// geofence
module geofence ( clk,reset,X,Y,valid,is_inside);
  input clk;
  input reset;
  input [9:0] X;
  input [9:0] Y;
  output reg valid;
  output reg is_inside;
  reg me;
  reg  signed [11:0] ma,mb;
  wire signed [23:0] mo; 
  wire mv;
  multi_div #(
    .SIZE_A(12),
    .SIZE_B(12),
    .SIGNED(1),
    .STEP_SIZE(1) 
  ) multi_u1(
    .clk(clk),.reset(reset),
    .en(me),
    .select(1'b0),
    .a(ma),
    .b(mb),
    .P(mo),
    .div_zero(),
    .Valid(mv),
    .Busy()
  );
  reg [2:0] state;
  reg [2:0] state_counter_0,state_counter_1;
  reg [2:0] state_step;
  reg [9:0] check_point [1:0];
  reg [9:0] geofence_point [5:0][1:0];
  reg       check_signed;
  reg signed [26:0] DATA_REG;
  parameter READ_DATA     = 0;
  parameter SORT_POINT    = 1;
  parameter CHECK_IN_SIDE = 2;
  parameter DATA_OUT      = 3;
  integer i;
  always @(posedge clk or posedge reset) begin
    if (reset) begin
      state <= READ_DATA;
      state_step <= 0;
      state_counter_0 <= 0;
      state_counter_1 <= 0;
      me <= 0;
      is_inside <= 1;
    end else begin
      case (state)
        READ_DATA:begin
          if(state_counter_0==0)begin
            check_point[0] <= X;
            check_point[1] <= Y;
            state_counter_0 <= state_counter_0 + 1;
          end
          else begin
            if(state_counter_0 == 6)begin
              state <= SORT_POINT;
              state_counter_0 <= 1;
              state_counter_1 <= 2;
              me <= 0;
            end
            else state_counter_0 <= state_counter_0 + 1;
            geofence_point[state_counter_0-1][0] <= X;
            geofence_point[state_counter_0-1][1] <= Y;
          end 
        end
        SORT_POINT:begin
          case(state_step)
            0:begin
              ma <= (geofence_point[state_counter_0][0] - geofence_point[0][0]) ;  
              mb <= (geofence_point[state_counter_1][1] - geofence_point[0][1]) ;  
              me <= 1;
  ...
Size: roughly 2,800 cells after synthesis, roughly 280 flip-flops, ~24 I/O pins, roughly 24,000 um^2 of cells after synthesis.
Settings: LEC_CHECK=0, CAP_MARGIN=20, CORE_MARGIN=2, CORE_UTILIZATION=13, SLEW_MARGIN=20; clock period 7.33 ns.
run.sh (not shown) runs the stock make flow with config.mk's settings and CLKGATE_MAP_FILE=.
The starting point finished with timing, DRC and antenna clean.
Change:
--- a/flow/config.mk
+++ b/flow/config.mk
@@ -9,3 +9,4 @@
 export CORE_MARGIN = 2
-export CORE_UTILIZATION = 13
+export CORE_UTILIZATION = 70
+export SETUP_SLACK_MARGIN = -0.25
 export SLEW_MARGIN = 20
==> flow/constraint.sdc (replaced) <==
create_clock -name core_clock -period 4.17 [get_ports {clk}]
set_input_delay 0.8340 -clock core_clock [delete_from_list [all_inputs] [get_ports {clk}]]
set_output_delay 0.8340 -clock core_clock [all_outputs]
set_load 0.01 [all_outputs]
The changed run finished but fails on setup timing.
Cell count came out lower by a quarter to a third.
Die size came out lower by well over a third.
Power came out higher by well over a third.
Wire length came out higher by a few percent.
Non-clock buffer count came out higher by 193.
Fmax came out higher by a quarter to a third.
Utilization came out higher by 67 points.
Cell area came out lower slightly.
Via count came out higher by roughly a tenth.

---

Setup of red:
geofence again, from the RTL that the note above started with.
clock: 2.98 ns
lec_check: 0
cap_margin: 40
core_aspect_ratio: 0.5
core_margin: 2
core_utilization: 72
cts_cluster_diameter: 278
cts_cluster_size: 97
setup_slack_margin: 0.88
slew_margin: 20
tns_end_percent: 5
Flow for red halted at global routing, error code GRT-0232.
Input-level comparison between blue and red:
Settings: TNS_END_PERCENT no longer set, was 5; CORE_UTILIZATION now 58, was 72; SETUP_SLACK_MARGIN no longer set, was 0.88; CORE_ASPECT_RATIO no longer set, was 0.5; CAP_MARGIN now 20, was 40; CTS_CLUSTER_DIAMETER no longer set, was 278; CTS_CLUSTER_SIZE no longer set, was 97; the clock period (ns, I/O delays scaled along) now 2.87, was 2.98.
[summary]
blue ends up with higher cell row count than red does.
| starting density of the core | blue vs red | 15 points lower |
Between red and blue, deepest level of the CTS H-tree increased.
Summary: with red as the reference, standard cell core area in blue moved up by more than a quarter.
Comparing red against blue, there is no change at all in net count of the mapped netlist.
blue finished all stages; layout check result: FAIL, due to negative setup slack.
Inputs modified between blue and green:
Settings: CORE_UTILIZATION now 40, was 58; the clock period (ns, I/O delays scaled along) now 5.3, was 2.87.
==> comparison <==
green completed end to end with timing, DRC and antenna clean. A startpoint of the most critical setup path of state_counter_0[1] is what blue shows, while state_counter_0[0] belongs to green. The highest metal layer with signal wires comes out met5 in one run and met4 in the other, namely in blue and green respectively. Tightest hold margin sits lower in green than in blue. Summary of green over blue: buffer count excluding the clock tree in the final layout shrank by about 80%; clock buffer instance count of the final layout grew by 2.2%; weighted congestion at the end of routability-driven global placement shrank by about 4.6%; design area shrank by 20%. Comparing blue against green, there is no change at all in total overflow reported by the global router. Compared with blue, green shows a number of filler cells placed in the layout that is 3411 higher.
diff inputs: green => orange
Settings: CORE_UTILIZATION changed from 40 to 52.
Results
Cmp orange vs green: final non-filler cell area lower in orange
On proportion of final cell area spent on non-clock buffers, green and orange are basically level.
Any difference in clock network area share between green and orange is small enough to ignore.
No activity file was given, so power comes from the tool's default toggle rates.
